==> try-amber <==
==> flow/design.v <==
/*verilator lint_off MULTITOP*/
module num_rpad #(
    parameter int IN_WIDTH  = 32,
    parameter int OUT_WIDTH = 32
) (
    input  logic [ IN_WIDTH-1:0] in,
    output logic [OUT_WIDTH-1:0] out
);
  localparam int EXTEND = OUT_WIDTH - IN_WIDTH;
  assign out = {in, {EXTEND{1'b0}}};
endmodule
module num_sneg #(
    parameter int WIDTH = 32
) (
    input  logic signed [WIDTH-1:0] in,
    output logic signed [WIDTH-1:0] out
);
  assign out = -in;
endmodule
module num_sabs #(
    parameter int WIDTH = 32
) (
    input  logic signed [WIDTH-1:0] in,
    output logic signed [WIDTH-1:0] out
);
  assign out = in[WIDTH-1] ? -in : in;
endmodule
module num_min #(
    parameter int WIDTH = 32
) (
    input  logic [WIDTH-1:0] left,
    input  logic [WIDTH-1:0] right,
    output logic [WIDTH-1:0] out
);
  assign out = (left < right) ? left : right;
endmodule
module num_max #(
    parameter int WIDTH = 32
) (
    input  logic [WIDTH-1:0] left,
    input  logic [WIDTH-1:0] right,
    output logic [WIDTH-1:0] out
);
  assign out = (left > right) ? left : right;
endmodule
module num_smin #(
    parameter int WIDTH = 32
) (
    input  logic signed [WIDTH-1:0] left,
    input  logic signed [WIDTH-1:0] right,
    output logic signed [WIDTH-1:0] out
);
  assign out = (left < right) ? left : right;
endmodule
module num_smax #(
    parameter int WIDTH = 32
) (
    input  logic signed [WIDTH-1:0] left,
    input  logic signed [WIDTH-1:0] right,
    output logic signed [WIDTH-1:0] out
);
  assign out = (left > right) ? left : right;
endmodule
module num_ssignbit #(
    parameter int WIDTH = 32
) (
    input logic signed [WIDTH-1:0] in,
    output logic out
);
  assign out = in[WIDTH-1];
endmodule
module num_sadd #(
    parameter int LEFT_WIDTH = 32,
    parameter int LEFT_LSB = 0,
    parameter int RIGHT_WIDTH = 32,
    parameter int RIGHT_LSB = 0,
    parameter int OUT_WIDTH = 33
) (
    input  logic signed [ LEFT_WIDTH-1:0] left,
    input  logic signed [RIGHT_WIDTH-1:0] right,
    output logic signed [  OUT_WIDTH-1:0] out
);
  logic signed [  LEFT_LSB+LEFT_WIDTH-1:0] left_aligned;
  logic signed [RIGHT_LSB+RIGHT_WIDTH-1:0] right_aligned;
  assign left_aligned = {left, {LEFT_LSB{1'b0}}};
  assign right_aligned = {right, {RIGHT_LSB{1'b0}}};
  assign out = left_aligned + right_aligned;
endmodule
module num_smul #(
    parameter int LEFT_WIDTH = 32,
    parameter int RIGHT_WIDTH = 32,
    parameter int OUT_WIDTH = 64,
    parameter int OUT_LSB = 0
) (
    input  logic signed [ LEFT_WIDTH-1:0] left,
    input  logic signed [RIGHT_WIDTH-1:0] right,
    input  logic                          go,
    input  logic                          reset,
    input  logic                          clk,
    output logic signed [  OUT_WIDTH-1:0] out,
    output logic                          done
);
  logic [1:0] done_buffer;
  assign done = done_buffer[1];
  logic signed [       LEFT_WIDTH-1:0] left_tmp;
  logic signed [      RIGHT_WIDTH-1:0] right_tmp;
  logic signed [OUT_LSB+OUT_WIDTH-1:0] out_tmp;
  assign out = out_tmp[OUT_LSB+OUT_WIDTH-1:OUT_LSB];
  always_ff @(posedge clk) begin
    if (go) begin
      done_buffer[0] <= 1;
      done_buffer[1] <= done_buffer[0];
    end else begin
      done_buffer <= 0;
    end
  end
  always_ff @(posedge clk) begin
    if (!reset && go) begin
      left_tmp  <= left;
      right_tmp <= right;
    end else begin
      left_tmp  <= 0;
      right_tmp <= 0;
    end
  end
  always_ff @(posedge clk) begin
    if (reset) begin
      out_tmp <= 0;
    end else if (go) begin
      out_tmp <= left_tmp * right_tmp;
    end else begin
      out_tmp <= out_tmp;
    end
  end
endmodule
module smul_q31 (
    input  logic        clk,
    input  logic        reset,
    input  logic        go,
    input  logic [31:0] left,
    input  logic [31:0] right,
    output logic [31:0] out,
    output logic        done
);
  num_smul #(
      .LEFT_WIDTH (32),
      .RIGHT_WIDTH(32),
      .OUT_WIDTH  (32),
      .OUT_LSB    (31)
  ) mul (
      .left (left),
      .right(right),
      .go   (go),
      .reset(reset),
      .clk  (clk),
      .out  (out),
      .done (done)
  );
endmodule
==> flow/run.sh <==
#!/bin/bash
# the make line also repeats each setting of config.mk as NAME=value (left out here)
make -C /OpenROAD-flow-scripts/flow DESIGN_CONFIG=/design/flow/config.mk WORK_HOME=/design/flow/orfs CLKGATE_MAP_FILE= finish
==> flow/config.mk <==
export PLATFORM = sky130hd
export DESIGN_NAME = smul_q31
export DESIGN_NICKNAME = smul_q31
export VERILOG_FILES = /design/flow/design.v
export SDC_FILE = /design/flow/constraint.sdc
export NUM_CORES = 4
export LEC_CHECK = 0
export CAP_MARGIN = 20
export CORE_MARGIN = 2
export CORE_UTILIZATION = 70
export PLACE_DENSITY_LB_ADDON = 0.0
export SETUP_SLACK_MARGIN = 1.57
export SLEW_MARGIN = 20
==> flow/constraint.sdc <==
create_clock -name core_clock -period 8.17 [get_ports {clk}]
set_input_delay 1.6340 -clock core_clock [delete_from_list [all_inputs] [get_ports {clk}]]
set_output_delay 1.6340 -clock core_clock [all_outputs]
set_load 0.01 [all_outputs]
==> try-harbor: changes against try-amber <==
- CORE_UTILIZATION: 70 -> 72
- PLACE_DENSITY: default -> 0.42
- PLACE_DENSITY_LB_ADDON: 0.0 -> default
- SETUP_SLACK_MARGIN: 1.57 -> default
- TNS_END_PERCENT: default -> 10
==> flow/constraint.sdc (replaced) <==
create_clock -name core_clock -period 12.4 [get_ports {clk}]
set_input_delay 2.4800 -clock core_clock [delete_from_list [all_inputs] [get_ports {clk}]]
set_output_delay 2.4800 -clock core_clock [all_outputs]
set_load 0.01 [all_outputs]
==> comparison table <==
| metric | try-harbor | try-amber |
|---|---|---|
| Worst slew margin | 29.1% | 35.1% |
| Clk Latency, worst-skew pair | 0.41 ns | 0.43 ns |
| Worst-case register-to-register setup slack | 3.50 ns | 0.46 ns |
| Number of antenna violations at the first check in global routing | 2 | 1 |
| Number of logged tool warnings | 28 | 29 |
| Routed vias | 27,200 | 29,400 |
| Outcome | finished clean | finished clean |
| Floorplan die height | 235 µm | 238 µm |
| Die x size | 235 µm | 238 µm |
| Area growth, synth to finish | 4.65% | 17.0% |
| Pwr/cell area | 50.4 mW/mm² | 81.8 mW/mm² |
| GR Util met1 | 45.8% | 47.2% |
| Combinational Power Share | 64.4% | 70.1% |
| Number of design-rule violations left by the first detailed-router iteration | 1,669 | 2,410 |
| Sw Share | 49.6% | 48.6% |
Power and IR drop assume default switching activity.
